### flow/design.v
    localparam ADD     = 4'b0000;
    localparam SUB     = 4'b0001;
    localparam OR      = 4'b0010;
    localparam AND     = 4'b0011;
    localparam XOR     = 4'b0100;
    localparam NOT     = 4'b0101;
    localparam READ    = 4'b0110;
    localparam WRITE   = 4'b0111;
    localparam LOAD    = 4'b1000;
    localparam CMP     = 4'b1001;
    localparam SHIFT   = 4'b1010;
    localparam JMP     = 4'b1011;
    localparam JMPC    = 4'b1100;
    localparam SPECIAL = 4'b1101;
    localparam STACK   = 4'b1110;
    localparam MEM_NOP   = 2'b00;
    localparam MEM_READ  = 2'b01;
    localparam MEM_WRITE = 2'b10;
    localparam CMP_EQ_BIT       = 0;
    localparam CMP_RA_GT_RB_BIT = 1;
    localparam CMP_RB_GT_RA_BIT = 2;
    localparam CMP_RA_ZERO_BIT  = 3;
    localparam CMP_RB_ZERO_BIT  = 4;
    localparam CMP_CODE_EQ       = 3'b000;
    localparam CMP_CODE_RA_GT_RB = 3'b001;
    localparam CMP_CODE_RB_GT_RA = 3'b010;
    localparam CMP_CODE_RA_ZERO  = 3'b011;
    localparam CMP_CODE_RB_ZERO  = 3'b100;
    localparam FETCH         = 10'b0000000001;
    localparam DECODE        = 10'b0000000010;
    localparam REG_READ      = 10'b0000000100;
    localparam EXEC          = 10'b0000001000;
    localparam STORE         = 10'b0000010000;
    localparam REG_WRITE     = 10'b0000100000;
    localparam FETCH_IRQ_NUM = 10'b0001000000;
    localparam SAVE_PC       = 10'b0010000000;
    localparam ENTER_ISR     = 10'b0100000000;
    localparam DECREMENT_SP  = 10'b1000000000;
    localparam RAM_SIZE  = 16'h8000;
    localparam APP       = 16'h0064;
    localparam TIMER1_COUNT         = RAM_SIZE - 10;
    localparam TIMER_ENABLE         = RAM_SIZE - 9;
    localparam UART_1_RW            = RAM_SIZE - 2;
    localparam UART_1_RX_DATA_READY = RAM_SIZE - 1;
    localparam UART_1_TX_READY      = RAM_SIZE;
module alu(input wire I_clk,
    input wire I_reset,
    input wire I_enable,
    input wire[3:0] I_opcode,
    input wire I_opcode_mode,
    input wire[7:0] I_immediate,
    input wire[15:0] I_pc,
    input wire[15:0] I_rA,
    input wire[15:0] I_rB,
    input wire[2:0] I_compare_code,
    input wire I_irq_active,
    output reg[15:0] O_out,
    output reg O_write_rD,
    output reg O_write_pc,
    output reg O_irq_enable,
    output reg[1:0] O_memory_size,
    output reg[1:0] O_memory_mode);
     localparam ADD     = 4'b0000;
    localparam SUB     = 4'b0001;
    localparam OR      = 4'b0010;
    localparam AND     = 4'b0011;
    localparam XOR     = 4'b0100;
    localparam NOT     = 4'b0101;
    localparam READ    = 4'b0110;
    localparam WRITE   = 4'b0111;
    localparam LOAD    = 4'b1000;
    localparam CMP     = 4'b1001;
    localparam SHIFT   = 4'b1010;
    localparam JMP     = 4'b1011;
    localparam JMPC    = 4'b1100;
    localparam SPECIAL = 4'b1101;
    localparam STACK   = 4'b1110;
     localparam MEM_NOP   = 2'b00;
    localparam MEM_READ  = 2'b01;
    localparam MEM_WRITE = 2'b10;
     localparam CMP_EQ_BIT       = 0;
    localparam CMP_RA_GT_RB_BIT = 1;
    localparam CMP_RB_GT_RA_BIT = 2;
    localparam CMP_RA_ZERO_BIT  = 3;
    localparam CMP_RB_ZERO_BIT  = 4;
    localparam CMP_CODE_EQ       = 3'b000;
    localparam CMP_CODE_RA_GT_RB = 3'b001;
    localparam CMP_CODE_RB_GT_RA = 3'b010;
    localparam CMP_CODE_RA_ZERO  = 3'b011;
    localparam CMP_CODE_RB_ZERO  = 3'b100;
localparam OPCODE_MODE_SIGNED = 1'b0;
localparam OPCODE_MODE_UNSIGNED = 1'b1;
localparam OPCODE_MODE_HI = 1'b1;
localparam OPCODE_MODE_LO = 1'b0;
localparam OPCODE_MODE_IMMEDIATE = 1'b1;
reg irq_recover;
always @(posedge I_clk)
begin: ALU
    if (I_reset) begin
        O_irq_enable <= 0;
        irq_recover <= 0;
    end
    else begin
    if (I_enable == 1) begin
        if (I_opcode == ADD)
        begin
            if (I_opcode_mode == OPCODE_MODE_SIGNED)
            begin
                if (I_immediate[0] == 1) begin
                    O_out <= $signed(I_rA) + $signed({{12{I_immediate[4]}}, I_immediate[4:1]});
                end
                else begin
                    O_out <= $signed(I_rA) + $signed(I_rB);
                end
            end
            else begin
                if (I_immediate[0] == 1) begin
                    O_out <= $unsigned(I_rA) + $unsigned({12'b0, I_immediate[4:1]});
                end
                else begin
                    O_out <= $unsigned(I_rA) + $unsigned(I_rB);
                end
            end
            O_write_pc <= 0;
            O_write_rD <= 1;
            O_memory_mode <= MEM_NOP;
            O_memory_size <= 1;
        end
        else if (I_opcode == SUB)
        begin
            if (I_opcode_mode == OPCODE_MODE_SIGNED)
            begin
                if (I_immediate[0] == 1) begin
                    O_out <= $signed(I_rA) - $signed({{12{I_immediate[4]}}, I_immediate[4:1]});
                end
                else begin
                    O_out <= $signed(I_rA) - $signed(I_rB);
                end
            end
            else begin
                if (I_immediate[0] == 1) begin
                    O_out <= $unsigned(I_rA) - $signed({12'b0, I_immediate[4:1]});
                end
                else begin
                    O_out <= $unsigned(I_rA) - $unsigned(I_rB);
                end
            end
            O_write_pc <= 0;
            O_write_rD <= 1;
            O_memory_mode <= MEM_NOP;
            O_memory_size <= 1;
        end
        else if (I_opcode == OR)
        begin
            if (I_opcode_mode == OPCODE_MODE_IMMEDIATE) begin
                O_out <= I_rA | {11'b0, I_immediate[4:0]};
            end 
            else begin 
                O_out <= I_rA | I_rB;
            end
            O_write_pc <= 0;
            O_write_rD <= 1;
            O_memory_mode <= MEM_NOP;
            O_memory_size <= 1;
        end
        else if (I_opcode == AND)
        begin
            if (I_opcode_mode == OPCODE_MODE_IMMEDIATE) begin
                O_out <= I_rA & {11'b0, I_immediate[4:0]};
            end 
            else begin 
                O_out <= I_rA & I_rB;
            end
            O_write_pc <= 0;
            O_write_rD <= 1;
            O_memory_mode <= MEM_NOP;
            O_memory_size <= 1;
        end
        else if (I_opcode == XOR)
        begin
            if (I_opcode_mode == OPCODE_MODE_IMMEDIATE) begin
                O_out <= I_rA ^ {11'b0, I_immediate[4:0]};
            end 
            else begin 
                O_out <= I_rA ^ I_rB;
            end
            O_write_pc <= 0;
            O_write_rD <= 1;
            O_memory_mode <= MEM_NOP;
            O_memory_size <= 1;
        end
        else if (I_opcode == NOT)
        begin
            O_out <= ~I_rA;
            O_write_pc <= 0;
            O_write_rD <= 1;
            O_memory_mode <= MEM_NOP;
            O_memory_size <= 1;
        end
        else if (I_opcode == READ)
        begin
            O_out <= $signed(I_rA) + $signed({{11{I_immediate[4]}}, I_immediate[4:0]});
            O_write_pc <= 0;
            O_write_rD <= 1;
            O_memory_mode <= MEM_READ;
            O_memory_size <= I_opcode_mode == 1 ? 2 : 1;
        end
        else if (I_opcode == WRITE)
        begin
            O_out <= $signed(I_rA) + $signed({{11{I_immediate[4]}}, I_immediate[4:0]});
            O_write_pc <= 0;
            O_write_rD <= 0;
            O_memory_mode <= MEM_WRITE;
            O_memory_size <= I_opcode_mode == 1 ? 2 : 1;
        end
        else if (I_opcode == LOAD)
        begin
            if (I_opcode_mode == OPCODE_MODE_HI)
            begin
                O_out[15:8] <= I_immediate;
                O_out[7:0] <= 0;
            end
            else begin
                O_out[15:8] <= 0;
                O_out[7:0] <= I_immediate;
            end
            O_write_pc <= 0;
            O_write_rD <= 1;
            O_memory_mode <= MEM_NOP;
            O_memory_size <= 1;
        end
        else if (I_opcode == CMP)
        begin
            if (I_opcode_mode == OPCODE_MODE_SIGNED)
            begin
                O_out[CMP_RB_GT_RA_BIT] <= $signed(I_rA) < $signed(I_rB) ? 1 : 0;
                O_out[CMP_RA_GT_RB_BIT] <= $signed(I_rA) > $signed(I_rB) ? 1 : 0;
                O_out[CMP_EQ_BIT]       <= $signed(I_rA) == $signed(I_rB) ? 1 : 0;
                O_out[CMP_RA_ZERO_BIT]  <= $signed(I_rA) == 0 ? 1 : 0;
                O_out[CMP_RB_ZERO_BIT]  <= $signed(I_rB) == 0 ? 1 : 0;
            end
            else
            begin
                O_out[CMP_RB_GT_RA_BIT] <= $unsigned(I_rA) < $unsigned(I_rB) ? 1 : 0;
                O_out[CMP_RA_GT_RB_BIT] <= $unsigned(I_rA) > $unsigned(I_rB) ? 1 : 0;
                O_out[CMP_EQ_BIT]       <= $unsigned(I_rA) == $unsigned(I_rB) ? 1 : 0;
                O_out[CMP_RA_ZERO_BIT]  <= $unsigned(I_rA) == 0 ? 1 : 0;
                O_out[CMP_RB_ZERO_BIT]  <= $unsigned(I_rB) == 0 ? 1 : 0;
            end
            O_out[15:5] <= 0;
            O_write_pc <= 0;
            O_write_rD <= 1;
            O_memory_mode <= MEM_NOP;
            O_memory_size <= 1;
        end
        else if (I_opcode == SHIFT)
        begin
            if (I_opcode_mode == 1) begin
                O_out <= I_rA >> $unsigned(I_immediate);
            end
            else begin
                O_out <= I_rA << $unsigned(I_immediate);
            end
            O_write_pc <= 0;
            O_write_rD <= 1;
            O_memory_mode <= MEM_NOP;
            O_memory_size <= 1;
        end
        else if (I_opcode == JMP)
        begin
            if (I_opcode_mode == 0) begin
                O_out <= $signed(I_pc) + $signed({{8{I_immediate[7]}}, I_immediate});
            end
            else begin
                O_out <= I_rA;
            end
            O_write_pc <= 1;
            O_write_rD <= 0;
            O_memory_mode <= MEM_NOP;
            O_memory_size <= 1;
        end
        else if (I_opcode == JMPC)
        begin
            if (I_opcode_mode == 1) begin
                O_out <= $signed(I_pc) + $signed({{8{I_immediate[4]}}, I_immediate});
            end
            else begin
                O_out <= I_rB;
            end
            O_memory_mode <= MEM_NOP;
            O_memory_size <= 1;
            O_write_rD <= 0;
            if (I_compare_code == CMP_CODE_EQ)
            begin
                O_write_pc <= I_rA[CMP_EQ_BIT] == 1 ? 1 : 0;
            end
            else if(I_compare_code == CMP_CODE_RA_GT_RB)
            begin
                O_write_pc <= I_rA[CMP_RA_GT_RB_BIT] == 1 ? 1 : 0;
            end
            else if(I_compare_code == CMP_CODE_RB_GT_RA)
            begin
                O_write_pc <= I_rA[CMP_RB_GT_RA_BIT] == 1 ? 1 : 0;
            end
            else if(I_compare_code == CMP_CODE_RA_ZERO)
            begin
                O_write_pc <= I_rA[CMP_RA_ZERO_BIT] == 1 ? 1 : 0;
            end
            else if(I_compare_code == CMP_CODE_RB_ZERO)
            begin
                O_write_pc <= I_rA[CMP_RB_ZERO_BIT] == 1 ? 1 : 0;
            end
        end
        else if(I_opcode == SPECIAL)
        begin
            if (I_immediate[2:0] == 3'b000) begin 
                O_out <= I_pc;
                O_memory_mode <= MEM_NOP;
                O_write_rD <= 1;
                O_write_pc <= 0;
                O_memory_size <= 1;
            end
            else if (I_immediate[2:0] == 3'b001) begin 
                O_out <= I_pc;
                O_memory_mode <= MEM_NOP;
                O_write_rD <= 0;
                O_write_pc <= 0;
                O_memory_size <= 1;
                O_irq_enable <= 1;
                irq_recover <= 1;
            end
            else if (I_immediate[2:0] == 3'b010) begin 
                O_out <= I_pc;
                O_memory_mode <= MEM_NOP;
                O_write_rD <= 0;
                O_write_pc <= 0;
                O_memory_size <= 1;
                O_irq_enable <= 0;
                irq_recover <= 0;
            end
            else if (I_immediate[2:0] == 3'b100) begin 
                O_out <= $signed(I_rA) + 2;
                O_memory_mode <= MEM_READ;
                O_write_rD <= 0;
                O_write_pc <= 1;
                O_memory_size <= 2;
                O_irq_enable <= irq_recover;
            end
        end
        else if(I_opcode == STACK)
        begin
            if (I_opcode_mode == 0) begin
                O_out <= $signed(I_rA) - 2;
                O_memory_mode <= MEM_WRITE;
                O_write_rD <= 1;
                O_write_pc <= 0;
                O_memory_size <= 2;
            end 
            else if (I_opcode_mode == 1) begin
                O_out <= $signed(I_rA) + 2;
                O_memory_mode <= MEM_READ;
                O_write_rD <= 1;
                O_write_pc <= 0;
                O_memory_size <= 2;
            end
        end
    end
    if (I_irq_active) begin
        O_irq_enable <= 0;
    end
    end
end
endmodule
module ctrl_unit(input wire I_clk, 
    input wire I_reset,
    /*verilator lint_off UNUSED*/
    input wire[15:0] I_instruction,
    input wire I_mem_ready,
    input wire I_data_ready,
    input wire I_irq_enabled,
    input wire I_irq_active,
    output reg O_irq_ack,
    output reg[9:0] O_state,
    output reg O_execute,
    output reg O_push_pc);
     localparam ADD     = 4'b0000;
    localparam SUB     = 4'b0001;
    localparam OR      = 4'b0010;
    localparam AND     = 4'b0011;
    localparam XOR     = 4'b0100;
    localparam NOT     = 4'b0101;
    localparam READ    = 4'b0110;
    localparam WRITE   = 4'b0111;
    localparam LOAD    = 4'b1000;
    localparam CMP     = 4'b1001;
    localparam SHIFT   = 4'b1010;
    localparam JMP     = 4'b1011;
    localparam JMPC    = 4'b1100;
    localparam SPECIAL = 4'b1101;
    localparam STACK   = 4'b1110;
     localparam FETCH         = 10'b0000000001;
    localparam DECODE        = 10'b0000000010;
    localparam REG_READ      = 10'b0000000100;
    localparam EXEC          = 10'b0000001000;
    localparam STORE         = 10'b0000010000;
    localparam REG_WRITE     = 10'b0000100000;
    localparam FETCH_IRQ_NUM = 10'b0001000000;
    localparam SAVE_PC       = 10'b0010000000;
    localparam ENTER_ISR     = 10'b0100000000;
    localparam DECREMENT_SP  = 10'b1000000000;
reg mem_wait, wait_irq_number, irq_save_pc;
reg[15:0] instr;
always @(posedge I_clk)
begin: CTRL_UNIT
    if (I_reset == 1) 
    begin
        mem_wait <= 0;
        O_state <= 1;
        O_execute <= 0;
        O_irq_ack <= 0;
        O_push_pc <= 0;
        wait_irq_number <= 0;
        irq_save_pc <= 0;
    end
    else if (O_state == FETCH)
    begin
        if (I_mem_ready == 1 && mem_wait == 0)
        begin
            O_execute <= 1;
            mem_wait <= 1;
        end
        else if (mem_wait == 1)
        begin
            O_execute <= 0;
            if (I_data_ready == 1)
            begin
                mem_wait <= 0;
                O_state <= DECODE;
            end
        end
    end
    else if (O_state == DECODE)
    begin
        O_state <= REG_READ;
        instr <= I_instruction;
    end
    else if (O_state == REG_READ)
    begin
        O_state <= EXEC;
    end
    else if (O_state == EXEC)
    begin
        if (instr[15:12] == WRITE || instr[15:12] == READ || (instr[15:12] == SPECIAL && instr[2:0] == 3'b100) || instr[15:12] == STACK)
        begin
            if (I_mem_ready == 1 && mem_wait == 0)
            begin
                O_execute <= 1;
                mem_wait <= 1;
            end
            O_state <= STORE; 
        end
        else 
        begin
            O_state <= REG_WRITE;
        end
    end
    else if (O_state == STORE)
    begin
        if (I_mem_ready == 1 && mem_wait == 0)
        begin
            O_execute <= 1;
            mem_wait <= 1;
        end
        else if (mem_wait == 1)
        begin
            O_execute <= 0;
            if (((instr[15:12] == WRITE || (instr[15:12] == STACK && instr[8] == 0)) && I_mem_ready == 1) 
                || ((instr[15:12] == READ || (instr[15:12] == SPECIAL && instr[2:0] == 3'b100) || (instr[15:12] == STACK && instr[8])) && I_data_ready == 1))
            begin
                mem_wait <= 0;
                O_state <= REG_WRITE;
            end
        end
    end
    else if (O_state == REG_WRITE)
    begin
        if ((instr[15:12] == STACK && instr[8]) || (instr[15:12] == SPECIAL && instr[2:0] == 3'b100)) begin
            O_state <= DECREMENT_SP;
        end
        else begin
if (I_irq_enabled && I_irq_active && irq_save_pc == 0) begin
                O_irq_ack <= 1;
                O_state <= FETCH_IRQ_NUM;
            end
            else if (irq_save_pc == 1) begin
                irq_save_pc <= 0;
                O_push_pc <= 0;
                O_state <= ENTER_ISR;
            end
            else begin
                O_state <= FETCH;
            end
        end
    end
    else if (O_state == FETCH_IRQ_NUM) begin
        O_irq_ack <= 0;
        if (wait_irq_number == 1) begin
            O_state <= SAVE_PC;
            wait_irq_number <= 0;
        end
        else begin
            wait_irq_number <= 1;
        end
    end
    else if (O_state == SAVE_PC) begin
        irq_save_pc <= 1;
        O_push_pc <= 1;
        O_irq_ack <= 0;
        O_state <= DECODE;
    end
    else if (O_state == ENTER_ISR) begin
        O_state <= FETCH;
    end
    else if (O_state == DECREMENT_SP) begin
        if (I_irq_enabled && I_irq_active && irq_save_pc == 0) begin
            O_irq_ack <= 1;
            O_state <= FETCH_IRQ_NUM;
        end
        else if (irq_save_pc == 1) begin
            irq_save_pc <= 0;
            O_push_pc <= 0;
            O_state <= ENTER_ISR;
        end
        else begin
            O_state <= FETCH;
        end
    end
end
endmodule
module decoder(input wire I_clk,
    input wire I_reset, 
    input wire I_enable,
    input wire[15:0] I_instruction,
    output reg [3:0] O_opcode,
    output reg[2:0] O_rD_select,
    output reg[1:0] O_rD_write_pos,
    output reg[2:0] O_rA_select,
    output reg[2:0] O_rB_select,
    output reg[7:0] O_immediate,
    output reg O_mode);
     localparam ADD     = 4'b0000;
    localparam SUB     = 4'b0001;
    localparam OR      = 4'b0010;
    localparam AND     = 4'b0011;
    localparam XOR     = 4'b0100;
    localparam NOT     = 4'b0101;
    localparam READ    = 4'b0110;
    localparam WRITE   = 4'b0111;
    localparam LOAD    = 4'b1000;
    localparam CMP     = 4'b1001;
    localparam SHIFT   = 4'b1010;
    localparam JMP     = 4'b1011;
    localparam JMPC    = 4'b1100;
    localparam SPECIAL = 4'b1101;
    localparam STACK   = 4'b1110;
always @(posedge I_clk)
begin: decoder
    if (I_enable == 1 && I_reset == 0)
    begin
        O_opcode    <= I_instruction[15:12];
        O_rD_select <= I_instruction[11:9];
        O_rA_select <= I_instruction[7:5];
        O_rB_select <= I_instruction[4:2];
        O_mode      <= I_instruction[8];
        if (I_instruction[15:12] == WRITE)
        begin
            O_immediate <= {{3{I_instruction[11]}}, I_instruction[11:9], I_instruction[1:0]}; 
            O_rD_write_pos <= 0;
        end
        else if(I_instruction[15:12] == LOAD || I_instruction[15:12] == JMP)
        begin
            O_immediate <= I_instruction[7:0];
            if (I_instruction[8] == 0) begin
                O_rD_write_pos <= 1;
            end
            else begin
                O_rD_write_pos <= 2;
            end
        end
        else begin
            O_immediate <= {{3{I_instruction[4]}}, I_instruction[4:0]};
            O_rD_write_pos <= 0;
        end
    end
end
endmodule
module mem_ctrl(input wire I_clk,
    input wire I_reset, 
    input wire I_exec,
    input wire I_write,
    input wire[1:0] I_size,
    input wire[15:0] I_addr, 
    input wire[15:0] I_data,
    input wire MEM_ready,
    input wire[15:0] MEM_data_in,
    input wire MEM_data_ready,
    output reg[15:0] O_data, 
    output reg O_data_ready,
    output reg O_ready,
    output reg MEM_exec,
    output reg MEM_write,
    output reg[15:0] MEM_addr,
    output reg[1:0] MEM_size,
    output reg[15:0] MEM_data_out);
reg[1:0] state;
always @(*)
begin
    MEM_addr = I_addr;
    MEM_write = I_write;
    MEM_size = I_size;
    MEM_data_out = I_data;
    O_data = MEM_data_in;
    if (state == 0)
    begin
        O_ready = MEM_ready && !I_exec;
    end
    else
    begin
        O_ready = 0;
    end
end
always @(posedge I_clk)
begin: MEM_CTRL
    if (I_reset == 1) begin
        state <= 0;
        MEM_exec <= 0;
        O_data_ready <= 0;
    end
    else begin
        if (state == 0 && I_exec == 1 && MEM_ready == 1) 
        begin
            O_data_ready <= 0;
            MEM_exec <= 1;
            if (I_write == 1) 
            begin
                state <= 2;
            end
            else
            begin
                state <= 1;
            end
        end
        else if (state == 1)
        begin
            MEM_exec <= 0;
            if (MEM_data_ready == 1)
            begin
                O_data_ready <= 1;
                state <= 2;  
            end
        end
        else if (state == 2)
        begin
            MEM_exec <= 0;
            O_data_ready <= 0;
            if (MEM_ready == 1)
            begin
                state <= 0;
            end
        end
    end
end
endmodule
module pc(input wire I_clk,
    input wire I_reset,
    input wire I_enable,
    input wire[15:0] I_in,
    input wire I_write,
    output reg[15:0] O_out);
always @(posedge I_clk)
begin: PC
    if (I_reset == 1) begin
        O_out <= 0;
    end
    else if (I_enable == 1)
    begin
        if (I_write == 1)
        begin
            O_out <= I_in;
        end
        else begin
            O_out <= O_out + 2;
        end
    end
end
endmodule
module register(input wire I_clk,
    input wire I_reset, 
    input wire I_enable,
    input wire[2:0] I_rD_select,
    input wire[2:0] I_rA_select,
    input wire[2:0] I_rB_select,
    input wire[15:0] I_rD_in,
    input wire I_rD_write,
    input wire[1:0] I_rD_write_pos,
    output reg[15:0] O_rA_out,
    output reg[15:0] O_rB_out);
reg[15:0] registers[0:7];
integer i;
always @(posedge I_clk)
begin: register
    if (I_reset) begin
        for (i=0; i < 8; i=i+1) begin
            registers[i] <= 0;
        end
    end
    else if (I_enable == 1)
    begin
        O_rA_out <= registers[I_rA_select];
        O_rB_out <= registers[I_rB_select];
        if (I_rD_write == 1)
        begin
            if (I_rD_write_pos == 0) begin
                registers[I_rD_select] <= I_rD_in;
            end
            else if (I_rD_write_pos == 1) begin
                registers[I_rD_select][7:0] <= I_rD_in[7:0];
            end
            else if(I_rD_write_pos == 2) begin
                registers[I_rD_select][15:8] <= I_rD_in[15:8];
            end
        end
    end
end
endmodule
module core(input wire I_clk, 
    input wire I_reset,
    input wire I_irq_active,
    input wire MEM_ready,
    input wire[15:0] MEM_data_in, 
    input wire MEM_data_ready,
    output reg O_irq_ack,
    output reg MEM_exec, 
    output reg MEM_write,
    output reg[1:0] MEM_size, 
    output reg[15:0] MEM_addr, 
    output reg[15:0] MEM_data_out);
     localparam ADD     = 4'b0000;
    localparam SUB     = 4'b0001;
    localparam OR      = 4'b0010;
    localparam AND     = 4'b0011;
    localparam XOR     = 4'b0100;
    localparam NOT     = 4'b0101;
    localparam READ    = 4'b0110;
    localparam WRITE   = 4'b0111;
    localparam LOAD    = 4'b1000;
    localparam CMP     = 4'b1001;
    localparam SHIFT   = 4'b1010;
    localparam JMP     = 4'b1011;
    localparam JMPC    = 4'b1100;
    localparam SPECIAL = 4'b1101;
    localparam STACK   = 4'b1110;
     localparam FETCH         = 10'b0000000001;
    localparam DECODE        = 10'b0000000010;
    localparam REG_READ      = 10'b0000000100;
    localparam EXEC          = 10'b0000001000;
    localparam STORE         = 10'b0000010000;
    localparam REG_WRITE     = 10'b0000100000;
    localparam FETCH_IRQ_NUM = 10'b0001000000;
    localparam SAVE_PC       = 10'b0010000000;
    localparam ENTER_ISR     = 10'b0100000000;
    localparam DECREMENT_SP  = 10'b1000000000;
     localparam MEM_NOP   = 2'b00;
    localparam MEM_READ  = 2'b01;
    localparam MEM_WRITE = 2'b10;
    localparam RAM_SIZE  = 16'h8000;
    localparam APP       = 16'h0064;
    localparam TIMER1_COUNT         = RAM_SIZE - 10;
    localparam TIMER_ENABLE         = RAM_SIZE - 9;
    localparam UART_1_RW            = RAM_SIZE - 2;
    localparam UART_1_RX_DATA_READY = RAM_SIZE - 1;
    localparam UART_1_TX_READY      = RAM_SIZE;
localparam PUSH_PC_INSTRUCTION = {STACK, 4'b1110, {3{1'b1}}, 5'b00001};
reg alu_enable, decoder_enable, register_enable, pc_enable, mem_enable;
wire push_pc;
reg write_rD, pc_write, mem_write;
wire alu_pc_write, mem_ready, mem_execute, mem_data_ready, alu_write_rD, mode, irq_ack, alu_irq_enable;
wire[1:0] rD_write_pos;
reg[1:0] memory_mode, memory_size, alu_memory_size;
reg[2:0] reg_rD_select, rD_select, rA_select, rB_select;
reg[3:0] opcode;
reg[7:0] immediate;
reg[15:0] irq_number, pc_out, pc_in, rA_out, rB_out, alu_out, register_in, instruction, mem_addr, mem_data_in, mem_data_out;
/*verilator lint_off UNUSED*/
reg[9:0] state;
reg read_irq_number;
reg[15:0] instruction_q;
alu alu(.I_clk(I_clk),
    .I_reset(I_reset), 
    .I_enable(alu_enable),
    .I_opcode(opcode),
    .I_opcode_mode(mode),
    .I_immediate(immediate),
    .I_pc(pc_out),
    .I_rA(rA_out),
    .I_rB(rB_out),
    .I_compare_code(rD_select),
    .I_irq_active(irq_ack),
    .O_memory_mode(memory_mode),
    .O_memory_size(alu_memory_size),
    .O_out(alu_out),
    .O_write_rD(alu_write_rD),
    .O_write_pc(alu_pc_write),
    .O_irq_enable(alu_irq_enable));
ctrl_unit ctrl_unit(.I_clk(I_clk),
    .I_reset(I_reset),
    .I_irq_active(I_irq_active),
    .I_irq_enabled(alu_irq_enable), 
    .I_instruction(instruction),
    .I_mem_ready(mem_ready),
    .I_data_ready(mem_data_ready),
    .O_irq_ack(irq_ack),
    .O_state(state),
    .O_execute(mem_execute),
    .O_push_pc(push_pc));
decoder decoder(.I_clk(I_clk), 
    .I_reset(I_reset), 
    .I_enable(decoder_enable),
    .I_instruction(instruction),
    .O_opcode(opcode),
    .O_rD_select(rD_select),
    .O_rD_write_pos(rD_write_pos),
    .O_rA_select(rA_select),
    .O_rB_select(rB_select),
    .O_immediate(immediate),
    .O_mode(mode));
mem_ctrl mem_ctrl(.I_clk(I_clk), 
    .I_reset(I_reset), 
    .I_exec(mem_execute),
    .I_write(mem_write),
    .I_size(memory_size),
    .I_addr(mem_addr),
    .I_data(mem_data_in),
    .O_data(mem_data_out),
    .O_data_ready(mem_data_ready),
    .O_ready(mem_ready),
    .MEM_ready(MEM_ready),
    .MEM_exec(MEM_exec),
    .MEM_write(MEM_write),
    .MEM_size(MEM_size),
    .MEM_addr(MEM_addr),
    .MEM_data_out(MEM_data_out),
    .MEM_data_in(MEM_data_in),
    .MEM_data_ready(MEM_data_ready));
register register(.I_clk(I_clk), 
    .I_reset(I_reset), 
    .I_enable(register_enable),
    .I_rD_write(write_rD),
    .I_rD_select(reg_rD_select),
    .I_rD_write_pos(rD_write_pos),
    .I_rA_select(rA_select),
    .I_rB_select(rB_select),
    .O_rA_out(rA_out),
    .O_rB_out(rB_out),
    .I_rD_in(register_in));
pc pc(.I_clk(I_clk),
    .I_reset(I_reset), 
    .I_in(pc_in),
    .I_enable(pc_enable),
    .I_write(pc_write),
    .O_out(pc_out));
always @(posedge I_clk)
begin: INSTRUCTION_HOLD
    if (state == DECODE) begin
        instruction_q <= instruction;
    end
end
always @(posedge I_clk)
begin: IRQ_READ_NUMBER
    if (I_reset == 1) begin
        read_irq_number <= 0;
    end
    else if (irq_ack == 1) begin
        read_irq_number <= 1;
    end
    if (read_irq_number == 1) begin
        irq_number <= MEM_data_in;
        read_irq_number <= 0;
    end
end
always @(*)
begin
    begin
        if (state == DECODE) begin
            instruction = push_pc ? PUSH_PC_INSTRUCTION : MEM_data_in; 
        end
        else begin
            instruction = instruction_q;
        end
        decoder_enable = state == DECODE;
        register_enable = (state == REG_READ) || (state == REG_WRITE) || (state == DECREMENT_SP);
        alu_enable = state == EXEC;
        mem_enable = (state == STORE) || (state == SAVE_PC);
        pc_enable = (state == REG_WRITE) || (state == ENTER_ISR);
        mem_data_in = (opcode == STACK && instruction[0] == 1) ? pc_out : rB_out;
        write_rD = ((state == REG_WRITE) && alu_write_rD) || (state == DECREMENT_SP);
        memory_size = (state == FETCH) ? 2 : alu_memory_size;
        O_irq_ack = irq_ack;
        if (state != FETCH && ((opcode == SPECIAL && instruction[2:0] == 3'b100) || (opcode == STACK && instruction[8] == 1))) begin
            mem_addr = rA_out;
        end
        else begin
            mem_addr = mem_enable ? alu_out : pc_out;
        end
        if (state == DECREMENT_SP) begin
            reg_rD_select = rA_select;
        end
        else begin
            reg_rD_select = rD_select;
        end
        if (state == ENTER_ISR) begin
            pc_in = APP + irq_number * 2;
            pc_write = 1;
        end
        else if (instruction[15:12] == SPECIAL && instruction[2:0] == 3'b100) begin
            pc_in = mem_data_out;
            pc_write = 1;
        end
        else begin
            pc_in = alu_out;
            pc_write = alu_pc_write;
        end
        if (memory_mode == MEM_READ && state != DECREMENT_SP) begin
            register_in = mem_data_out;
        end
        else begin
            register_in = alu_out;
        end
        if (mem_enable && memory_mode == MEM_WRITE)
        begin
            mem_write = 1;
        end
        else begin
            mem_write = 0;
        end
    end
end
endmodule
### flow/run.sh
#!/bin/bash
# the make line also repeats each setting of config.mk as NAME=value (left out here)
make -C /OpenROAD-flow-scripts/flow DESIGN_CONFIG=/design/flow/config.mk WORK_HOME=/design/flow/orfs CLKGATE_MAP_FILE= finish
### flow/config.mk
export PLATFORM = sky130hd
export DESIGN_NAME = core
export DESIGN_NICKNAME = core
export VERILOG_FILES = /design/flow/design.v
export SDC_FILE = /design/flow/constraint.sdc
export NUM_CORES = 4
export LEC_CHECK = 0
export CAP_MARGIN = 20
export CORE_MARGIN = 2
export CORE_UTILIZATION = 21
export SLEW_MARGIN = 20
### flow/constraint.sdc
create_clock -name core_clock -period 11.1 [get_ports {I_clk}]
set_input_delay 2.2200 -clock core_clock [delete_from_list [all_inputs] [get_ports {I_clk}]]
set_output_delay 2.2200 -clock core_clock [all_outputs]
set_load 0.01 [all_outputs]
==> results of run 1 <==
## through the flow
step	cell area, um^2	power, mW	util, %	hold slack [ps]
after floorplan	24250	1.249	-	411.8
after global placement	26360	1.284	23.02	454.0
after detailed placement	26370	1.286	23.03	456.2
after CTS	27320	2.254	23.86	462.3
after global routing	27320	2.298	23.86	488.6
final	27320	2.243	23.86	461.3
## cell type report
type                       count  share of cell area (%)
multi-input combinational   2110                   54.61
inverter                     109                   1.498
clock buffer                  39                   2.986
clock inverter                16                  0.4626
tap                         1512                   6.925
timing repair buffer         116                   3.737
sequential                   286                   29.79
## routing by layer
layer / vias up / GRT usage, % / part of all wire [%]
met2: 1462 / 26.19 / 44
li1: 10017 / - / -
met5: - / 0 / 0.039
met3: 288 / 3.669 / 11
met1: 11205 / 22.84 / 40
met4: 6 / 8.143 / 5.3
==> impl_metrics.tcl, run 1 <==
# flow metrics
set metrics [dict create \
    mi_logic_area_um2 14920 \
    die_w_um 343.8 \
    routedWlPerCell_um 24.92 \
    max_stage_delay_ps 580 \
    grt_first_pass_wirelength_mm 150.5 \
    critPathKind "input pin to output port" \
    synth.top_cell.area_share_pct 29.85 \
    h-tree-depth 1 \
    fin_tns_setup_ps 0 \
    instances_no_fill 4188 \
    drc 0 \
    track_usage_pct 17.10 \
    path_buffers 3 \
    slew_violations 0 \
    die_area_um2 118200 \
    worstSetupStartpoint "MEM_data_in[0]" \
    period_used_pct 65.44 \
    r2r_slack_ps 6190 \
    yosys-top-cells-area "edfxtp_1, mux4_2, ha_1" \
    crit_fanout 32 \
    postCtsSetupBuffers 0 \
    area_delta_synth_final_pct 12.67 \
    overflow 0 \
    syn_nets 2837 \
    drt_iter0_markers 3171 \
    drtAntennaViolNets 0 \
    maxPowerGroup "sequential cells" \
    place_inst 4133 \
    crit_top_cell "clkdlybuf4s50_1" \
    yosysWarnings 7 \
    combPwrFrac_pct 3.4 \
    diodes 0 \
    yosysCellCount 2697 \
    via_count 22978 \
    syn_inst 2697 \
    intPower_mw 1.749 \
    yosysTopAreaCell "edfxtp_1" \
    hp-class "flip-flop to flip-flop" \
    clock-root-buffer "clkbuf_16" \
    setup_viol 0 \
    pg_comb_mw 0.0769 \
    timing.critical_path.to "MEM_addr[4]" \
    holdPathStages 2 \
    edf_count 241 \
    synth_seq_share_pct 33.56 \
    clk_pin_slew_ps 60 \
    synthTopLogicFamily "AND-OR/OR-AND gates" \
    p_seq_mw 1.19 \
    clk_latency_ps 610 \
    fin_skew_ps 49.31 \
    async_reset_ff_share_pct 0 \
    clkSinkCount 286 \
    grt_setup_unrepaired "no" \
    wirelength_mm 104.4 \
    worstHoldStart "ctrl_unit.wait_irq_number$_SDFFE_PP0P_" \
    p_per_area_nw_per_um2 82.11 \
    layout_setup_ws_ps 3836 \
    die_h_um 343.8 \
    cts_tree "built" \
    place_congestion 1.015 \
    ff_latch_area_um2 8138 \
    rr_worst_depth 11 \
    cpMaxStageDelayCell "clkdlybuf4s50_1" \
    initial_core_util_pct 21.18 \
    max-cap-violations 0 \
    synth.ff_latch_count 286 \
    critPathRequiredTime_ps 8880 \
    power_frac_seq_pct 52.9 \
    yosysUniqueCellTypes 89 \
    dp_slack_ps 3933 \
    vdd_drop_max_v 0.0001240 \
    synth.cell_area_um2 24250 \
    clock_net_power_mw 0.979 \
    outcome "no timing/DRC/antenna violations" \
    rows 124 \
    min_period_ps 7264 \
    p_switching_mw 0.4939 \
    crit_path_end_kind "output port" \
    p_clk_share_pct 43.7 \
    core_region_area_um2 114500 \
    ys_area_um2 24250 \
    io_buffers 57 \
    antenna_found_initial 4 \
    fmax_ghz 0.1377 \
    numCtsBuffers 30 \
    mux_share_pct 13.04 \
    cts_hold_buffers 0 \
    crit_arrival_ps 5040 \
    ys_top_cells_by_count "nor2_1, nand2_1, edfxtp_1" \
    post-synth-top-count-cell "nor2_1" \
    io_pins 58 \
    cp-start-kind "input pin" \
    worst-path-stages 9 \
    fin_nets 2793 \
    cts_resized 0 \
    maxSlewHeadroom_pct 21.40 \
    via_per_inst 5.487 \
    fillCellCount 12391 \
    sw_frac_of_total_pct 22.02 \
    grt_max_degree 118 \
    hpwl_mm 76.28 \
    r2r-end "alu.O_out[5]$_DFFE_PP_" \
    worstMarginPinSlew_ps 1146 \
    xor_share_pct 4.515 \
    ys_sh_aoi_pct 20.59 \
    reg2reg_from "decoder.O_immediate[1]$_DFFE_PP_" \
    grt_pass1_vias 21711 \
    ys_sh_adder_pct 6.326 \
    postSynthAreaPerCell_um2 8.991 \
    cpLargestDelayFamily "buffers and inverters" \
    clk_path_buf_depth 3 \
    power_leakage_nw 9.575 \
    cp_cell_sequence "clkdlybuf4s50_1 -> o22a_1 -> nor3_1 -> a22oi_1 -> nor3_2 -> buf_4 -> nand2_1 -> o21ai_0 -> clkdlybuf4s50_1" \
    ys_dominant_reg_cell "edfxtp_1" \
    final-hold-violation-count 0 \
    simple_gate_share_pct 16.89 \
    hold_end "ctrl_unit.O_state[3]$_DFF_P_" \
    drtPass1Iterations 6 \
    openroad.warnings 81 \
]
==> run 2: changes to the inputs <==
Settings changed: ABC_AREA from default to 1, CAP_MARGIN 20 to 5, CELL_PAD_IN_SITES_GLOBAL_PLACEMENT from default to 2, CORE_ASPECT_RATIO from default to 1.91, CORE_UTILIZATION 21 to 71, CTS_CLUSTER_SIZE from default to 75, GPL_ROUTABILITY_DRIVEN from default to 1, GPL_TIMING_DRIVEN from default to 0, HOLD_SLACK_MARGIN from default to 0.23, MAX_ROUTING_LAYER from default to met5, MIN_ROUTING_LAYER from default to met2, PLACE_DENSITY_LB_ADDON from default to 0.11, SETUP_SLACK_MARGIN from default to 1.16, SLEW_MARGIN 20 to 40.
Clock period 11.1 ns to 4.61 ns, I/O delays scaled along.
==> impl_metrics.tcl, run 2 <==
# implementation run metrics
set metrics [dict create \
    edf_count 241 \
    die_area_um2 36300 \
    synth.cell_area_um2 24650 \
    synth_seq_share_pct 33.02 \
    yosysUniqueCellTypes 69 \
    simple_gate_share_pct 27.44 \
    yosysCellCount 3649 \
    synthTopLogicFamily "simple AND/OR/NAND/NOR gates" \
    rows 94 \
    syn_inst 3649 \
    die_w_um 138.8 \
    yosys-top-cells-area "edfxtp_1, nand2_1, o21ai_0" \
    haltStage "global placement without I/O" \
    tool.error "[ERROR FLW-0024] Place density exceeds 1.0 (current PLACE_DENSITY_LB_ADDON =  0.11). Please check if the value of  PLACE_DENSITY_LB_ADDON is between 0 and 0.99." \
    die_h_um 261.5 \
    yosysTopAreaCell "edfxtp_1" \
    ys_sh_aoi_pct 22.14 \
    ys_dominant_reg_cell "edfxtp_1" \
    initial_core_util_pct 71.76 \
    syn_nets 3789 \
    async_reset_ff_share_pct 0 \
    ys_top_cells_by_count "nand2_1, nor2_1, inv_1" \
    ys_sh_adder_pct 6.224 \
    synth.top_cell.area_share_pct 29.36 \
    synth.ff_latch_count 286 \
    outcome "stopped before the end" \
    postSynthAreaPerCell_um2 6.754 \
    xor_share_pct 1.670 \
    post-synth-top-count-cell "nand2_1" \
    core_region_area_um2 34340 \
    yosysWarnings 7 \
    ys_area_um2 24650 \
    mux_share_pct 0.08123 \
]
==> run 3: changes to the inputs <==
Settings changed: ABC_AREA 1 to default, CAP_MARGIN 5 to 10, CELL_PAD_IN_SITES_DETAIL_PLACEMENT from default to 1, CELL_PAD_IN_SITES_GLOBAL_PLACEMENT 2 to default, CORE_ASPECT_RATIO 1.91 to 0.58, CORE_MARGIN 2 to 8, CORE_UTILIZATION 71 to 25, CTS_CLUSTER_DIAMETER from default to 158, CTS_CLUSTER_SIZE 75 to 93, GPL_ROUTABILITY_DRIVEN 1 to 0, HOLD_SLACK_MARGIN 0.23 to default, MAX_ROUTING_LAYER met5 to met4, PLACE_DENSITY_LB_ADDON 0.11 to 0.14, SETUP_SLACK_MARGIN 1.16 to 0.79, SLEW_MARGIN 40 to 20.
Clock period 4.61 ns to 6.04 ns, I/O delays scaled along.
==> impl_metrics.tcl, run 3 <==
# implementation run metrics
set metrics [dict create \
    outcome "stopped before the end" \
    haltStage "global routing" \
    tool.error "[ERROR GRT-0116] Global routing finished with congestion. Check the congestion regions in the DRC Viewer." \
    synth.ff_latch_count 286 \
    core_region_area_um2 96660 \
    yosysWarnings 7 \
    yosysUniqueCellTypes 89 \
    io_buffers 57 \
    yosysTopAreaCell "edfxtp_1" \
    xor_share_pct 4.515 \
    die_w_um 424.9 \
    clkSinkCount 286 \
    die_area_um2 107600 \
    overflow 432 \
    synth.cell_area_um2 24250 \
    ys_dominant_reg_cell "edfxtp_1" \
    post-synth-top-count-cell "nor2_1" \
    ys_top_cells_by_count "nor2_1, nand2_1, edfxtp_1" \
    synth_seq_share_pct 33.56 \
    postSynthAreaPerCell_um2 8.991 \
    rows 87 \
    h-tree-depth 1 \
    track_usage_pct 58.55 \
    clk_path_buf_depth 3 \
    yosysCellCount 2697 \
    edf_count 241 \
    hpwl_mm 114.6 \
    ys_area_um2 24250 \
    simple_gate_share_pct 16.89 \
    initial_core_util_pct 25.09 \
    ys_sh_aoi_pct 20.59 \
    die_h_um 253.2 \
    syn_nets 2837 \
    io_pins 58 \
    syn_inst 2697 \
    clock-root-buffer "clkbuf_16" \
    synthTopLogicFamily "AND-OR/OR-AND gates" \
    async_reset_ff_share_pct 0 \
    ys_sh_adder_pct 6.326 \
    synth.top_cell.area_share_pct 29.85 \
    cts_hold_buffers 0 \
    mux_share_pct 13.04 \
    numCtsBuffers 7 \
    yosys-top-cells-area "edfxtp_1, mux4_2, ha_1" \
]
==> run 3: metrics by stage <==
stage	power (mW)	std cells	cell area [um^2]	utilization (%)	setup slack, ps
CTS	3.198	4068	26970	27.90	736.2
detailed placement	2.383	4051	26620	27.54	-651.7
global placement	2.375	4044	26430	27.35	-1340
floorplan	2.295	2697	24250	-	2207
==> run 3: repair_timing <==
item / 4_1_cts
buffers inserted: 8
setup endpoints to repair: 43
hold endpoints to repair: 0
gates resized: 27
pin swaps: 2
==> run 3: layer usage <==
layer / overflow / GRT usage, %
met1: - / -
met2: 26 / 61.01
met3: 393 / 71.26
met4: 13 / 33.11
met5: - / -
==> run 4: changes to the inputs <==
Settings changed: CAP_MARGIN 10 to 20, CELL_PAD_IN_SITES_DETAIL_PLACEMENT 1 to default, CORE_ASPECT_RATIO 0.58 to default, CORE_MARGIN 8 to 2, CORE_UTILIZATION 25 to 66, CTS_CLUSTER_DIAMETER 158 to 358, CTS_CLUSTER_SIZE 93 to 17, GPL_ROUTABILITY_DRIVEN 0 to default, GPL_TIMING_DRIVEN 0 to default, MAX_ROUTING_LAYER met4 to default, MIN_ROUTING_LAYER met2 to default, PLACE_DENSITY_LB_ADDON 0.14 to default, SETUP_SLACK_MARGIN 0.79 to -0.39, SLEW_MARGIN 20 to 30.
Clock period 6.04 ns to 4.06 ns, I/O delays scaled along.
==> impl_metrics.tcl, run 4 <==
# flow metrics
set metrics [dict create \
    outcome "failed layout checks" \
    failed_checks "setup timing" \
    worst-path-stages 12 \
    yosysWarnings 7 \
    area_delta_synth_final_pct 9.984 \
    post-synth-top-count-cell "nor2_1" \
    crit_path_end_kind "flip-flop" \
    grt_first_pass_wirelength_mm 163.4 \
    routedWlPerCell_um 34.60 \
    numCtsBuffers 20 \
    max-cap-violations 0 \
    synth_seq_share_pct 33.56 \
    synth.cell_area_um2 24250 \
    holdPathStages 2 \
    ys_dominant_reg_cell "edfxtp_1" \
    yosysTopAreaCell "edfxtp_1" \
    power_frac_seq_pct 59.2 \
    period_used_pct 102.8 \
    ys_area_um2 24250 \
    yosysCellCount 2697 \
    final_core_util_pct 73.20 \
    synthTopLogicFamily "AND-OR/OR-AND gates" \
    cp_cell_sequence "inv_2 -> buf_4 -> ha_1 -> o21ai_0 -> o21ai_0 -> a31o_2 -> a31oi_1 -> xnor2_1 -> a21o_1 -> o22ai_1 -> a31oi_1 -> o22ai_1" \
    die_h_um 195.7 \
    sw_frac_of_total_pct 22.82 \
    io_pins 58 \
    r2r-end "alu.O_out[11]$_DFFE_PP_" \
    cts_hold_buffers 0 \
    grt_pass1_vias 24911 \
    maxSlewHeadroom_pct 27.64 \
    clkSinkCount 286 \
    crit_arrival_ps 4480 \
    simple_gate_share_pct 16.89 \
    worstMarginPinSlew_ps 1055 \
    openroad.warnings 82 \
    crit_fanout 10 \
    drt_iter0_markers 5339 \
    critPathKind "flip-flop to flip-flop" \
    r2r_slack_ps -110 \
    io_buffers 57 \
    worstSetupStartpoint "decoder.O_immediate[3]$_DFFE_PP_" \
    die_w_um 195.7 \
    via_count 26205 \
    intPower_mw 4.249 \
    ys_top_cells_by_count "nor2_1, nand2_1, edfxtp_1" \
    wirelength_mm 112.4 \
    layout_setup_ws_ps -114.0 \
    fin_nets 2910 \
    pg_comb_mw 0.223 \
    worstHoldStart "mem_ctrl.MEM_exec$_SDFFE_PP0P_" \
    dp_slack_ps -27.30 \
    initial_core_util_pct 66.55 \
    power_leakage_nw 10.00 \
    p_seq_mw 3.26 \
    vdd_drop_max_v 0.0004568 \
    die_area_um2 38290 \
    cpLargestDelayFamily "AND-OR/OR-AND gates" \
    setup_viol 17 \
    grt_max_degree 59 \
    via_per_inst 8.068 \
    clk_path_buf_depth 3 \
    place_inst 3214 \
    final-hold-violation-count 0 \
    track_usage_pct 58.27 \
    p_switching_mw 1.256 \
    instances_no_fill 3248 \
    place_congestion 1.121 \
    edf_count 241 \
    async_reset_ff_share_pct 0 \
    h-tree-depth 1 \
    maxPowerGroup "sequential cells" \
    postSynthAreaPerCell_um2 8.991 \
    slew_violations 0 \
    timing.critical_path.to "alu.O_out[11]$_DFFE_PP_" \
    fin_skew_ps 62.35 \
    cts_tree "built" \
    synth.top_cell.area_share_pct 29.85 \
    clock-root-buffer "clkbuf_16" \
    yosysUniqueCellTypes 89 \
    core_region_area_um2 36430 \
    hold_end "mem_ctrl.MEM_exec$_SDFFE_PP0P_" \
    fmax_ghz 0.2396 \
    clk_latency_ps 580 \
    rows 70 \
    max_stage_delay_ps 740 \
    syn_inst 2697 \
    drc 0 \
    drtAntennaViolNets 0 \
    cp-start-kind "flip-flop" \
    clk_pin_slew_ps 110 \
    postCtsSetupBuffers 0 \
    p_clk_share_pct 36.7 \
    hpwl_mm 79.15 \
    critPathRequiredTime_ps 4360 \
    hold_slack_ps 513.1 \
    min_period_ps 4174 \
    xor_share_pct 4.515 \
    path_buffers 2 \
    syn_nets 2837 \
    ys_sh_aoi_pct 20.59 \
    cpMaxStageDelayCell "xnor2_1" \
    overflow 0 \
    ys_sh_adder_pct 6.326 \
    rr_worst_depth 12 \
    drtPass1Iterations 17 \
    fin_total_pwr_mw 5.505 \
    combPwrFrac_pct 4.1 \
    yosys-top-cells-area "edfxtp_1, mux4_2, ha_1" \
    reg2reg_from "decoder.O_immediate[3]$_DFFE_PP_" \
    synth.ff_latch_count 286 \
    p_per_area_nw_per_um2 206.4 \
    clock_net_power_mw 2.02 \
    mux_share_pct 13.04 \
    hp-class "flip-flop to flip-flop" \
    antenna_found_initial 7 \
]
## run 4: through the flow
step | setup TNS (ps) | area [um^2]
final | -1340 | 26670
after global routing | -3461 | 26660
after CTS | -2963 | 26600
after detailed placement | -60.41 | 26050
after global placement | 0 | 26040
after floorplan | 0 | 24250
## run 4: layout make-up
cell class                      instances  area, um^2
Multi-Input combinational cell       2110       14940
Fill cell                            2454        9766
Sequential cell                       286        8139
Timing Repair Buffer                  243        2028
Tap cell                              468       585.6
Clock buffer                           28       551.8
Inverter                              109       409.1
Antenna cell                            3       7.507
Clock inverter                          1       5.005
## run 4: timing repair
action                                  4_1_cts  5_1_grt
endpoints found under the setup margin        0       16
endpoints found under the hold margin         0        0
gates resized                                 0        2
## run 4: per-layer routing
metal  track usage (%)  routed length (um)
met5             2.171                  30
met1             68.02               34620
met2             82.71               45140
met3             23.71               19050
met4             51.26               13540
==> run 5: changes to the inputs <==
Settings changed: CELL_PAD_IN_SITES_DETAIL_PLACEMENT from default to 0, CORE_MARGIN 2 to 9, CORE_UTILIZATION 66 to 39, CTS_CLUSTER_DIAMETER 358 to default, CTS_CLUSTER_SIZE 17 to default, MIN_ROUTING_LAYER from default to met2, PLACE_DENSITY from default to 0.8, SETUP_SLACK_MARGIN -0.39 to default, SLEW_MARGIN 30 to 20.
Clock period 4.06 ns to 3.06 ns, I/O delays scaled along.
==> impl_metrics.tcl, run 5 <==
# implementation run metrics
set metrics [dict create \
    xor_share_pct 4.515 \
    simple_gate_share_pct 16.89 \
    edf_count 241 \
    synth_seq_share_pct 33.56 \
    syn_nets 2837 \
    rows 90 \
    ys_sh_adder_pct 6.326 \
    place_congestion 1.213 \
    yosys-top-cells-area "edfxtp_1, mux4_2, ha_1" \
    die_area_um2 71480 \
    yosysUniqueCellTypes 89 \
    h-tree-depth 1 \
    placed_cell_area_um2 31200 \
    place_inst 4167 \
    yosysCellCount 2697 \
    ys_dominant_reg_cell "edfxtp_1" \
    numCtsBuffers 31 \
    outcome "stopped before the end" \
    clk_path_buf_depth 3 \
    die_h_um 267.4 \
    synth.ff_latch_count 286 \
    haltStage "global routing" \
    postSynthAreaPerCell_um2 8.991 \
    die_w_um 267.4 \
    io_buffers 57 \
    ys_sh_aoi_pct 20.59 \
    tool.error "[ERROR GRT-0116] Global routing finished with congestion. Check the congestion regions in the DRC Viewer." \
    io_pins 58 \
    synthTopLogicFamily "AND-OR/OR-AND gates" \
    synth.cell_area_um2 24250 \
    yosysTopAreaCell "edfxtp_1" \
    clkSinkCount 286 \
    core_region_area_um2 60920 \
    hpwl_mm 109.1 \
    ys_area_um2 24250 \
    ys_top_cells_by_count "nor2_1, nand2_1, edfxtp_1" \
    clock-root-buffer "clkbuf_16" \
    async_reset_ff_share_pct 0 \
    syn_inst 2697 \
    track_usage_pct 65.51 \
    synth.top_cell.area_share_pct 29.85 \
    post-synth-top-count-cell "nor2_1" \
    yosysWarnings 7 \
    cts_hold_buffers 0 \
    overflow 14 \
    initial_core_util_pct 39.80 \
    mux_share_pct 13.04 \
]
run 5: repair_timing:
item / in CTS
resized: 390
pin swaps: 109
setup buffers: 52
endpoints found under the setup margin: 46
cloned: 6
run 5: through the flow:
stage	total power, mW	hold WS [ps]	setup slack [ps]
detailed placement	4.693	453.7	-734.9
CTS	8.513	475.9	-228.5
global placement	4.672	442.5	-710.9
floorplan	4.529	411.8	-384.3
run 5: layer usage:
layer / GRT overflow / GRT usage, %
met2: 0 / 69.44
met5: 1 / 53.34
met4: 0 / 40.51
met1: - / -
met3: 13 / 77.15
==> run 6: changes to the inputs <==
Settings changed: CAP_MARGIN 20 to 5, CELL_PAD_IN_SITES_DETAIL_PLACEMENT 0 to default, CORE_MARGIN 9 to 2, CORE_UTILIZATION 39 to 65, CTS_CLUSTER_DIAMETER from default to 27, CTS_CLUSTER_SIZE from default to 44, GPL_TIMING_DRIVEN from default to 1, MAX_ROUTING_LAYER from default to met4, MIN_ROUTING_LAYER met2 to default, PLACE_DENSITY 0.8 to default, SETUP_SLACK_MARGIN from default to 0.79.
Clock period 3.06 ns to 3.96 ns, I/O delays scaled along.
==> impl_metrics.tcl, run 6 <==
# implementation run metrics
set metrics [dict create \
    outcome "stopped before the end" \
    haltStage "global routing" \
    tool.error "[ERROR GRT-0116] Global routing finished with congestion. Check the congestion regions in the DRC Viewer." \
    syn_nets 2837 \
    simple_gate_share_pct 16.89 \
    yosys-top-cells-area "edfxtp_1, mux4_2, ha_1" \
    die_w_um 197.1 \
    hpwl_mm 78.74 \
    numCtsBuffers 67 \
    die_h_um 197.1 \
    yosysTopAreaCell "edfxtp_1" \
    synth_seq_share_pct 33.56 \
    synth.top_cell.area_share_pct 29.85 \
    synthTopLogicFamily "AND-OR/OR-AND gates" \
    ys_area_um2 24250 \
    synth.cell_area_um2 24250 \
    syn_inst 2697 \
    edf_count 241 \
    track_usage_pct 77.27 \
    core_region_area_um2 36700 \
    die_area_um2 38870 \
    post-synth-top-count-cell "nor2_1" \
    ys_dominant_reg_cell "edfxtp_1" \
    clkSinkCount 286 \
    clk_path_buf_depth 3 \
    ys_sh_aoi_pct 20.59 \
    io_buffers 57 \
    postSynthAreaPerCell_um2 8.991 \
    yosysWarnings 7 \
    initial_core_util_pct 66.08 \
    ys_top_cells_by_count "nor2_1, nand2_1, edfxtp_1" \
    place_congestion 1.236 \
    yosysCellCount 2697 \
    synth.ff_latch_count 286 \
    dp_slack_ps 97.18 \
    async_reset_ff_share_pct 0 \
    overflow 16 \
    io_pins 58 \
    rows 70 \
    mux_share_pct 13.04 \
    clock-root-buffer "clkbuf_16" \
    h-tree-depth 3 \
    xor_share_pct 4.515 \
    yosysUniqueCellTypes 89 \
    ys_sh_adder_pct 6.326 \
]
-- run 6: routing by layer --
layer	overflow	GRT usage (%)
met5	-	-
met3	4	60.01
met4	5	70.59
met1	0	79.21
met2	7	91.39
-- run 6: metrics by stage --
stage	cells	power, mW	hold WS (ps)	util, %	instance area [um^2]
floorplan	2697	3.500	411.8	-	24260
global placement	3214	3.582	442.8	71.03	26070
detailed placement	3214	3.603	483.0	71.03	26070
CTS	3418	9.162	517.6	81.03	29740
-- run 6: repair_timing --
action,4_1_cts
hold buffers,0
buffers inserted,71
setup endpoints to repair,52
gates resized,333
endpoints found under the hold margin,0
pin swaps,44
cloned,10
==> run 7: changes to the inputs <==
Settings changed: ABC_AREA from default to 1, CAP_MARGIN 5 to 25, CELL_PAD_IN_SITES_DETAIL_PLACEMENT from default to 0, CELL_PAD_IN_SITES_GLOBAL_PLACEMENT from default to 1, CORE_ASPECT_RATIO from default to 0.56, CORE_UTILIZATION 65 to 16, CTS_CLUSTER_DIAMETER 27 to 158, CTS_CLUSTER_SIZE 44 to default, GPL_ROUTABILITY_DRIVEN from default to 0, GPL_TIMING_DRIVEN 1 to default, HOLD_SLACK_MARGIN from default to 0.25, MAX_ROUTING_LAYER met4 to met5, SETUP_SLACK_MARGIN 0.79 to default, SLEW_MARGIN 20 to 35, TNS_END_PERCENT from default to 35.
Clock period 3.96 ns to 9.13 ns, I/O delays scaled along.
==> impl_metrics.tcl, run 7 <==
# flow metrics
set metrics [dict create \
    outcome "no timing/DRC/antenna violations" \
    power_leakage_nw 11.70 \
    synthTopLogicFamily "simple AND/OR/NAND/NOR gates" \
    synth.top_cell.area_share_pct 29.36 \
    ys_sh_adder_pct 6.224 \
    maxSlewHeadroom_pct 26.45 \
    fillCellCount 17381 \
    max_stage_delay_ps 620 \
    p_clk_share_pct 46.6 \
    cpMaxStageDelayCell "clkdlybuf4s50_1" \
    crit_fanout 32 \
    ys_area_um2 24650 \
    async_reset_ff_share_pct 0 \
    clock_net_power_mw 1.44 \
    r2r-end "alu.O_out[8]$_DFFE_PP_" \
    crit_path_end_kind "output port" \
    synth_seq_share_pct 33.02 \
    min_period_ps 6582 \
    io_pins 58 \
    worstSetupStartpoint "MEM_data_in[1]" \
    post-synth-top-count-cell "nand2_1" \
    via_count 27313 \
    final-hold-violation-count 0 \
    die_w_um 528.5 \
    postSynthAreaPerCell_um2 6.754 \
    h-tree-depth 1 \
    grt_setup_unrepaired "no" \
    final_core_util_pct 18.84 \
    ff_latch_area_um2 8139 \
    slew_violations 0 \
    core_region_area_um2 152500 \
    area_delta_synth_final_pct 16.53 \
    intPower_mw 2.345 \
    worst-path-stages 9 \
    mi_logic_area_um2 14270 \
    drtPass1Iterations 7 \
    top_layer_used "met5" \
    routedWlPerCell_um 22.76 \
    io_buffers 57 \
    yosys-top-cells-area "edfxtp_1, nand2_1, o21ai_0" \
    route.met2.wl_mm 42.06 \
    yosysTopAreaCell "edfxtp_1" \
    cts_hold_buffers 0 \
    rr_worst_depth 12 \
    holdPathStages 2 \
    p_seq_mw 1.46 \
    cpLargestDelayFamily "buffers and inverters" \
    fin_skew_ps 25.65 \
    edf_count 241 \
    ys_top_cells_by_count "nand2_1, nor2_1, inv_1" \
    track_usage_pct 15.72 \
    xor_share_pct 1.670 \
    antenna_found_initial 8 \
    cp_cell_sequence "clkdlybuf4s50_1 -> inv_1 -> o21ai_0 -> nor3_2 -> a22o_1 -> nand2_2 -> o211ai_1 -> o21ai_0 -> clkdlybuf4s50_1" \
    clk_latency_ps 590 \
    ys_dominant_reg_cell "edfxtp_1" \
    hold_slack_ps 466.2 \
    p_switching_mw 0.7372 \
    clkSinkCount 286 \
    via_per_inst 4.812 \
    fin_total_pwr_mw 3.082 \
    overflow 0 \
    period_used_pct 72.09 \
    openroad.warnings 79 \
    synth.ff_latch_count 286 \
    drt_iter0_markers 4741 \
    combPwrFrac_pct 6.0 \
    worstMarginPinSlew_ps 1092 \
    grt_max_degree 82 \
    ys_sh_aoi_pct 22.14 \
    wl_met1_mm 63.59 \
    cts_resized 0 \
    yosysWarnings 7 \
    numCtsBuffers 30 \
    hold_end "decoder.O_rD_write_pos[1]$_DFF_P_" \
    grt_pass1_vias 23791 \
    reg2reg_from "register.O_rA_out[7]$_DFFE_PP_" \
    yosysUniqueCellTypes 69 \
    power_frac_seq_pct 47.5 \
    simple_gate_share_pct 27.44 \
    synth.cell_area_um2 24650 \
    max-cap-violations 0 \
    instances_no_fill 5676 \
    fin_nets 3774 \
    postCtsSetupBuffers 0 \
    critPathRequiredTime_ps 7300 \
    drc 0 \
    setup_viol 0 \
    grt_first_pass_wirelength_mm 180.6 \
    die_h_um 297.7 \
    maxPowerGroup "sequential cells" \
    crit_arrival_ps 4760 \
    route.met3.wl_mm 22.20 \
    cp-start-kind "input pin" \
    mux_share_pct 0.08123 \
    sw_frac_of_total_pct 23.92 \
    p_per_area_nw_per_um2 107.3 \
    wirelength_mm 129.2 \
    pg_comb_mw 0.184 \
    rows 107 \
    worstHoldStart "decoder.O_rD_write_pos[1]$_DFF_P_" \
    fmax_ghz 0.1519 \
    drtAntennaViolNets 0 \
    syn_inst 3649 \
    die_area_um2 157300 \
    initial_core_util_pct 16.16 \
    hp-class "flip-flop to flip-flop" \
    clk_path_buf_depth 3 \
    syn_nets 3789 \
    fin_tns_setup_ps 0 \
    timing.critical_path.to "MEM_addr[8]" \
    vdd_drop_max_v 0.0001324 \
    yosysCellCount 3649 \
    critPathKind "input pin to output port" \
    clock-root-buffer "clkbuf_16" \
    cts_tree "built" \
    r2r_slack_ps 3620 \
    path_buffers 3 \
    place_inst 5617 \
    clk_pin_slew_ps 60 \
    hpwl_mm 102.4 \
]
run 7: through the flow:
step	instance area, um^2	worst slack (ps)
final	28720	2548
after global routing	28720	2308
after CTS	28660	2579
after detailed placement	27520	2599
after global placement	27500	2330
after floorplan	24650	4212
run 7: cell type report:
type                       count  area share [%]
multi-input combinational   2778           49.69
timing repair buffer         123           3.781
clock buffer                  31           2.701
antenna                        2         0.01743
inverter                     415           5.432
clock inverter                25           1.255
sequential                   286           28.34
tap                         2016           8.782
run 7: per-layer routing:
| metal | GRT usage (%) | vias up |
|---|---|---|
| li1 | - | 12332 |
| met1 | 25.54 | 13196 |
| met4 | 1.276 | 6 |
| met5 | 0 | - |
| met2 | 17.65 | 1659 |
| met3 | 7.941 | 120 |
==> run 8: changes to the inputs <==
Settings changed: ABC_AREA 1 to default, CAP_MARGIN 25 to 5, CELL_PAD_IN_SITES_DETAIL_PLACEMENT 0 to default, CELL_PAD_IN_SITES_GLOBAL_PLACEMENT 1 to default, CORE_ASPECT_RATIO 0.56 to default, CORE_UTILIZATION 16 to 65, CTS_CLUSTER_DIAMETER 158 to 29, CTS_CLUSTER_SIZE from default to 20, GPL_ROUTABILITY_DRIVEN 0 to default, GPL_TIMING_DRIVEN from default to 1, HOLD_SLACK_MARGIN 0.25 to default, MAX_ROUTING_LAYER met5 to met4, SLEW_MARGIN 35 to 20, TNS_END_PERCENT 35 to default.
Clock period 9.13 ns to 3.05 ns, I/O delays scaled along.
==> impl_metrics.tcl, run 8 <==
# implementation run metrics
set metrics [dict create \
    dp_slack_ps -460.5 \
    syn_inst 2697 \
    yosys-top-cells-area "edfxtp_1, mux4_2, ha_1" \
    synth.top_cell.area_share_pct 29.85 \
    ys_sh_adder_pct 6.326 \
    haltStage "global routing" \
    die_w_um 197.1 \
    clkSinkCount 286 \
    h-tree-depth 2 \
    simple_gate_share_pct 16.89 \
    async_reset_ff_share_pct 0 \
    io_buffers 57 \
    overflow 319 \
    die_h_um 197.1 \
    place_inst 3564 \
    initial_core_util_pct 66.08 \
    xor_share_pct 4.515 \
    synth.ff_latch_count 286 \
    edf_count 241 \
    ys_top_cells_by_count "nor2_1, nand2_1, edfxtp_1" \
    rows 70 \
    tool.error "[ERROR GRT-0116] Global routing finished with congestion. Check the congestion regions in the DRC Viewer." \
    synth_seq_share_pct 33.56 \
    yosysUniqueCellTypes 89 \
    synthTopLogicFamily "AND-OR/OR-AND gates" \
    syn_nets 2837 \
    cts_hold_buffers 0 \
    ys_sh_aoi_pct 20.59 \
    yosysCellCount 2697 \
    place_congestion 1.234 \
    track_usage_pct 85.09 \
    ys_area_um2 24250 \
    postSynthAreaPerCell_um2 8.991 \
    yosysWarnings 7 \
    post-synth-top-count-cell "nor2_1" \
    clk_path_buf_depth 3 \
    hpwl_mm 83.34 \
    clock-root-buffer "clkbuf_16" \
    die_area_um2 38870 \
    synth.cell_area_um2 24250 \
    io_pins 58 \
    numCtsBuffers 57 \
    mux_share_pct 13.04 \
    yosysTopAreaCell "edfxtp_1" \
    ys_dominant_reg_cell "edfxtp_1" \
    outcome "stopped before the end" \
    core_region_area_um2 36700 \
]
-- run 8: what timing repair did --
item / CTS
setup endpoints to repair: 48
gates resized: 377
pin swaps: 89
gates cloned: 5
buffers inserted: 51
-- run 8: stage by stage --
| stage | TNS [ps] | hold slack (ps) | area, um^2 |
|---|---|---|---|
| 2_1_floorplan | -2114 | 411.8 | 24260 |
| 3_3_place_gp | -10710 | 442.1 | 28730 |
| 3_5_place_dp | -13110 | 452.4 | 28730 |
| 4_1_cts | -1983 | 475.5 | 32110 |
-- run 8: metal layers --
layer | overflow | GRT usage [%]
met1 | 25 | 85.73
met2 | 136 | 96.00
met3 | 44 | 71.59
met4 | 114 | 82.32
met5 | - | -
No activity file was given, so power comes from the tool's default toggle rates.
